## job 101
==> flow/design.v <==
module binary2deg(
	input i_clk,
	input i_rst,
	input i_start,
	input[63:0] i_decimal,
	input[3:0] i_frccnt,
	output[13:0] o_deg,
	output o_finished
	);
enum {IDLE,D2B1,D2B2,SHIFT,B2D,END} state_w,state_r;
logic[13:0] deg_w,deg_r;
logic[21:0] devider_w,devider_r;
logic[34:0] tmp_w,tmp_r;
logic[63:0] decimal_w,decimal_r;
logic[21:0] binary_w,binary_r;
logic[3:0] cnt_w,cnt_r;
logic[3:0] frccnt_w,frccnt_r;
logic finished;
assign o_finished = finished;
assign o_deg = deg_r;
always@(*) begin
	deg_w = deg_r;
	devider_w = devider_r;
	tmp_w = tmp_r;
	decimal_w = decimal_r;
	binary_w = binary_r;
	cnt_w = cnt_r;
	frccnt_w = frccnt_r;
	state_w = state_r;
	finished = 0;
	case(state_r)
		IDLE: begin
			if(i_start) begin
				state_w = D2B1;
				decimal_w = i_decimal;
				frccnt_w = i_frccnt;
				tmp_w = 0;
			end
			else begin
				state_w = state_r;
				decimal_w = 0;
			end
			binary_w = 0;
			devider_w = 22'b101101000000000000000;
			finished = 0;
		end
		D2B1: begin
			if(decimal_r[3:0] < 10) begin
				tmp_w = (tmp_r >> 4)+(tmp_r >> 5)+(tmp_r >> 8)+(tmp_r >> 9)+(tmp_r >> 12)+(tmp_r >> 13)+{18'd0,decimal_r[3:0],13'd0};
				state_w = state_r;
			end
			else begin
				tmp_w = tmp_r;
				state_w = D2B2;
			end
			decimal_w = decimal_r >> 4;
		end
		D2B2: begin
			if(cnt_r == (frccnt_r - 1)) begin
				state_w = SHIFT;
				cnt_w = 0;
			end
			else begin
				state_w = state_r;
				cnt_w = cnt_r + 1;
			end
			tmp_w = (tmp_r >> 4)+(tmp_r >> 5)+(tmp_r >> 8)+(tmp_r >> 9)+(tmp_r >> 12)+(tmp_r >> 13)+{18'd0,decimal_r[3:0],13'd0};
			decimal_w = decimal_r >> 4;
		end
		SHIFT: begin
			tmp_w = (tmp_r << 3) + (tmp_r << 1);
			if(cnt_r == (frccnt_r - 2)) begin
				state_w = B2D;
				binary_w = tmp_w[21:0];
				cnt_w = 0;
			end
			else begin
				state_w = state_r;
				cnt_w = cnt_r + 1;
			end
		end
		B2D: begin
			if(cnt_r == 13) begin
				state_w = END;
				cnt_w = 0;
			end
			else begin
				state_w = state_r;
				cnt_w = cnt_r + 1;
			end
			if(binary_r < devider_r) begin
				deg_w = {deg_r[12:0],1'b0};
				binary_w = binary_r;
			end
			else begin
				deg_w = {deg_r[12:0],1'b1};
				binary_w = binary_r - devider_r;
			end
			devider_w = devider_r >> 1;
			finished = 0;
		end
		END: begin
			finished = 1;
			state_w = IDLE;
		end
	endcase
end
always@(posedge i_clk or negedge i_rst) begin
	if(!i_rst) begin
		devider_r <= 22'b0101101000000000000000;
		binary_r <= 0;
		deg_r <= 0;
		cnt_r <= 0;
		state_r <= IDLE;
		decimal_r <= 64'd0;
		tmp_r <= 35'd0;
		frccnt_r <= 0;
	end
	else begin
		devider_r <= devider_w;
		binary_r <= binary_w;
		deg_r <= deg_w;
		cnt_r <= cnt_w;
		state_r <= state_w;
		decimal_r <= decimal_w;
		tmp_r <= tmp_w;
		frccnt_r <= frccnt_w;
	end
end
endmodule
module synchro(
	input i_clk,
	input i_rst,
	input i_write,
	input[7:0] i_char,
	output o_full,
	output o_check,
	output[14 - 1:0] o_deg
	);
integer i;
enum {IDLE,IDT,DATA,DEG,CHECK} state_w,state_r;
logic[7:0] cnt_w,cnt_r;
logic[7:0] char_w[7:0],char_r[7:0];
logic[2:0] r_w,r_r,w_w,w_r;
logic[7:0] char;
logic[7:0] check_w,check_r;
logic[7:0] checksum_w,checksum_r,tmp;
logic check;
logic[23:0] SI_w,SI_r;
logic[3:0] pos;
enum {INT,FRC} dstate_w,dstate_r;
logic[63:0] decimal_w,decimal_r;
logic[13:0] deg,deg_w,deg_r;
logic[3:0] frccnt_w,frccnt_r;
logic finished;
binary2deg xbinary2deg(.i_clk(i_clk),.i_rst(i_rst),.i_start(check && (pos == 1)),.i_decimal(decimal_r),.i_frccnt(frccnt_r),.o_deg(deg),.o_finished(finished));
assign o_full = ((w_r + 1) == r_r)? 1 : 0;
assign o_check = check;
assign o_deg = deg_r;
always@(*) begin
	for(i = 0; i < 8; i = i + 1) begin
		char_w[i] = char_r[i];
	end
	if(i_write) begin
		w_w = w_r + 1;
		char_w[w_r] = i_char;
	end
	else begin
		w_w = w_r;
	end
	if(w_r != r_r) begin
		char = char_r[r_r];
		r_w = r_r + 1;
	end
	else begin
		char = 0;
		r_w = r_r;
	end
end
always@(*) begin
	pos = 0;
	case(SI_r)
		{"H","D","G"} : begin
			pos = 1;
		end
		{"H","D","T"} : begin
			pos = 1;
		end
	endcase
end
always@(*) begin
	if(finished)
		deg_w = deg;
	else
		deg_w = deg_r;
end
always@(*) begin
	check = 0;
	checksum_w = checksum_r;
	SI_w = SI_r;
	decimal_w = decimal_r;
	tmp = 0;
	frccnt_w = frccnt_r;
	state_w = state_r;
	dstate_w = dstate_r;
	cnt_w = cnt_r;
	check_w = check_r;
	if(w_r != r_r) begin
		case(state_r)
			IDLE: begin
				check_w = 0;
				decimal_w = 0;
				frccnt_w = 0;
				dstate_w = INT;
				if(char == "$") begin
					state_w = IDT;
				end
				else begin
					state_w = state_r;
				end
				cnt_w = 0;
			end
			IDT: begin
				if(cnt_r == 4) begin
					state_w = DATA;
					cnt_w = 0;
					SI_w = (SI_r << 8) + {16'd0,char};
				end
				else if(cnt_r > 1) begin
					state_w = state_r;
					cnt_w = cnt_r + 1;
					SI_w = (SI_r << 8) + {16'd0,char};
				end
				else begin
					state_w = state_r;
					SI_w = SI_r;
					cnt_w = cnt_r + 1;
				end
				check_w = check_r ^ char;
			end
			DATA: begin
				if(char == "*") begin
					state_w = CHECK;
					cnt_w = 0;
					check_w = check_r;
				end
				else if(char == ",") begin
					cnt_w = cnt_r + 1;
					check_w = check_r ^ char;
					if(cnt_r == (pos - 1)) begin
						state_w = DEG;
					end
					else begin
						state_w = state_r;
					end
				end
				else begin
					state_w = state_r;
					cnt_w = cnt_r;
					check_w = check_r ^ char;
				end
			end
			DEG: begin
				tmp = char - "0";
				if(char == ".") begin
					dstate_w = FRC;
					state_w = state_r;
					cnt_w = cnt_r;
					frccnt_w = frccnt_r;
					decimal_w = (decimal_r << 4) + {60'd0,tmp[3:0]};
				end
				else if(char == ",") begin
					dstate_w = INT;
					state_w = DATA;
					cnt_w = cnt_r;
					frccnt_w = frccnt_r;
					decimal_w = decimal_r;
				end
				else begin
					state_w = state_r;
					dstate_w = dstate_r;
					cnt_w = cnt_r;
					decimal_w = (decimal_r << 4) + {60'd0,tmp[3:0]};
					if(dstate_r == FRC) begin
						frccnt_w = frccnt_r;
					end
					else begin
						frccnt_w = frccnt_r + 1;
					end
				end
				check_w = check_r ^ char;
			end
			CHECK: begin
				if(char == 8'hd) begin
					state_w = IDLE;
					cnt_w = 0;
					if(check_r == checksum_r) begin
						check = 1;
					end
					else begin
						check = 0;
					end
				end
				else begin
					if((char > "/") && (char < ":")) begin
						tmp = char - "0";
						checksum_w = cnt_r == 0 ? {tmp[3:0],4'd0} : {checksum_r[7:4],tmp[3:0]};
					end
					else if((char > "@") && (char < "G")) begin
						tmp = char - "A" + 8'd10;
						checksum_w = cnt_r == 0 ? {tmp[3:0],4'd0} : {checksum_r[7:4],tmp[3:0]};
					end
					else begin
						checksum_w = checksum_r;
					end
					cnt_w = cnt_r + 1;
				end
			end
		endcase
	end
	else begin
		state_w = state_r;
		cnt_w = cnt_r;
		checksum_w = checksum_r;
		check_w = check_r;
	end
end
always@(posedge i_clk or negedge i_rst) begin
	if(!i_rst) begin
		state_r <= IDLE;
		dstate_r <= INT;
		cnt_r <= 0;
		deg_r <= 0;
		checksum_r <= 0;
		check_r <= 0;
		SI_r <= 0;
		r_r <= 0;
		w_r <= 0;
		decimal_r <= 0;
		frccnt_r <= 0;
		for(i = 0; i < 8; i = i + 1) begin
			char_r[i] <= 0;
		end
	end
	else begin
		state_r <= state_w;
		dstate_r <= dstate_w;
		cnt_r <= cnt_w;
		deg_r <= deg_w;
		checksum_r <= checksum_w;
		check_r <= check_w;
		SI_r <= SI_w;
		r_r <= r_w;
		w_r <= w_w;
		decimal_r <= decimal_w;
		frccnt_r <= frccnt_w;
		for(i = 0; i < 8; i = i + 1) begin
			char_r[i] <= char_w[i];
		end
	end
end
endmodule
clock: 6.28 ns
lec_check: 0
cap_margin: 5
core_margin: 2
core_utilization: 72
cts_cluster_diameter: 58
cts_cluster_size: 41
place_density: 0.65
setup_slack_margin: -0.56
slew_margin: 20
run.sh (not shown) runs the stock make flow with config.mk's settings and CLKGATE_MAP_FILE=.
Although job 101 finished all stages, its layout failed final checks on setup timing.
Modified inputs, job 102 compared to job 101
Settings: SETUP_SLACK_MARGIN changed from -0.56 to 1.5; PLACE_DENSITY_LB_ADDON newly set to 0.0; CTS_CLUSTER_DIAMETER changed from 58 to 28; PLACE_DENSITY removed (was 0.65); CAP_MARGIN changed from 5 to 20; CTS_CLUSTER_SIZE removed (was 41); the clock period (ns, I/O delays scaled along) changed from 6.28 to 5.69.
Findings:
- Layout checks on job 102: not met. Flow itself completed; violations: setup timing.
- | clock power | higher: job 102 |
- The run showing the smaller final design utilization is job 101.
- In job 102 the clock-cell share of area turned out 6.4 points higher than in job 101.
- Between job 101 and job 102, the flow reports final wirelength increasing by more than half.
- Diff job 101 -> job 102 | combined area of the multi-input logic cells | up by a little under 10%
- The arrival time at the worst endpoint reported for job 102 is smaller than that of job 101 by 0.36 ns.
- Job 101 has a lower worst supply voltage drop on vdd than job 102.
Relative to job 102, the following input files were edited for job 103:
Settings: CTS_CLUSTER_DIAMETER now 397, was 28; SETUP_SLACK_MARGIN no longer set, was 1.5; PLACE_DENSITY_LB_ADDON no longer set, was 0.0; PLACE_DENSITY now 0.4, previously not set; ABC_AREA now 1, previously not set; the clock period (ns, I/O delays scaled along) now 4.11, was 5.69.
==> results <==
- Status: job 103 FAILED at 5_1_grt (tool error)
- Job 103 vs. job 102: post-synthesis chip area from yosys rose about 4%; synthesized area went up 1000 sq um.
- Number of nets at floorplan ended up 675 higher on job 103 than on job 102.
The inputs of job 104 differ from those of job 103 as listed below.
Settings: removing CTS_CLUSTER_DIAMETER (formerly 397); changing CORE_UTILIZATION from 72 to 67; removing PLACE_DENSITY (formerly 0.4); removing ABC_AREA (formerly 1); changing the clock period (ns, I/O delays scaled along) from 4.11 to 4.81.
### Flow results
Higher die size among job 104 and job 103: job 104
Comparing job 104 and job 103, the higher synthesized-area fraction occupied by ao, oa, aoi and oai cells was measured on job 104.
Comparing job 104 and job 103, the higher area reported by Yosys stat was measured on job 103.
Summary: with job 103 as the reference, total cells reported by yosys after synthesis in job 104 moved down by more than 10%.
Number of rows created at floorplan, job 104 and job 103, higher one = job 104.
Synthesized cell count came out lower on job 104 than on job 103.
Going from job 103 to job 104, number of distinct standard cells referenced by the synthesized netlist grew by more than half.
The flow completed for job 104, but it is not clean: the layout still shows setup timing.
Going from job 103 to job 104, the average instance area after synthesis was found to have gone up by about 20%.
No activity file was given, so power comes from the tool's default toggle rates.
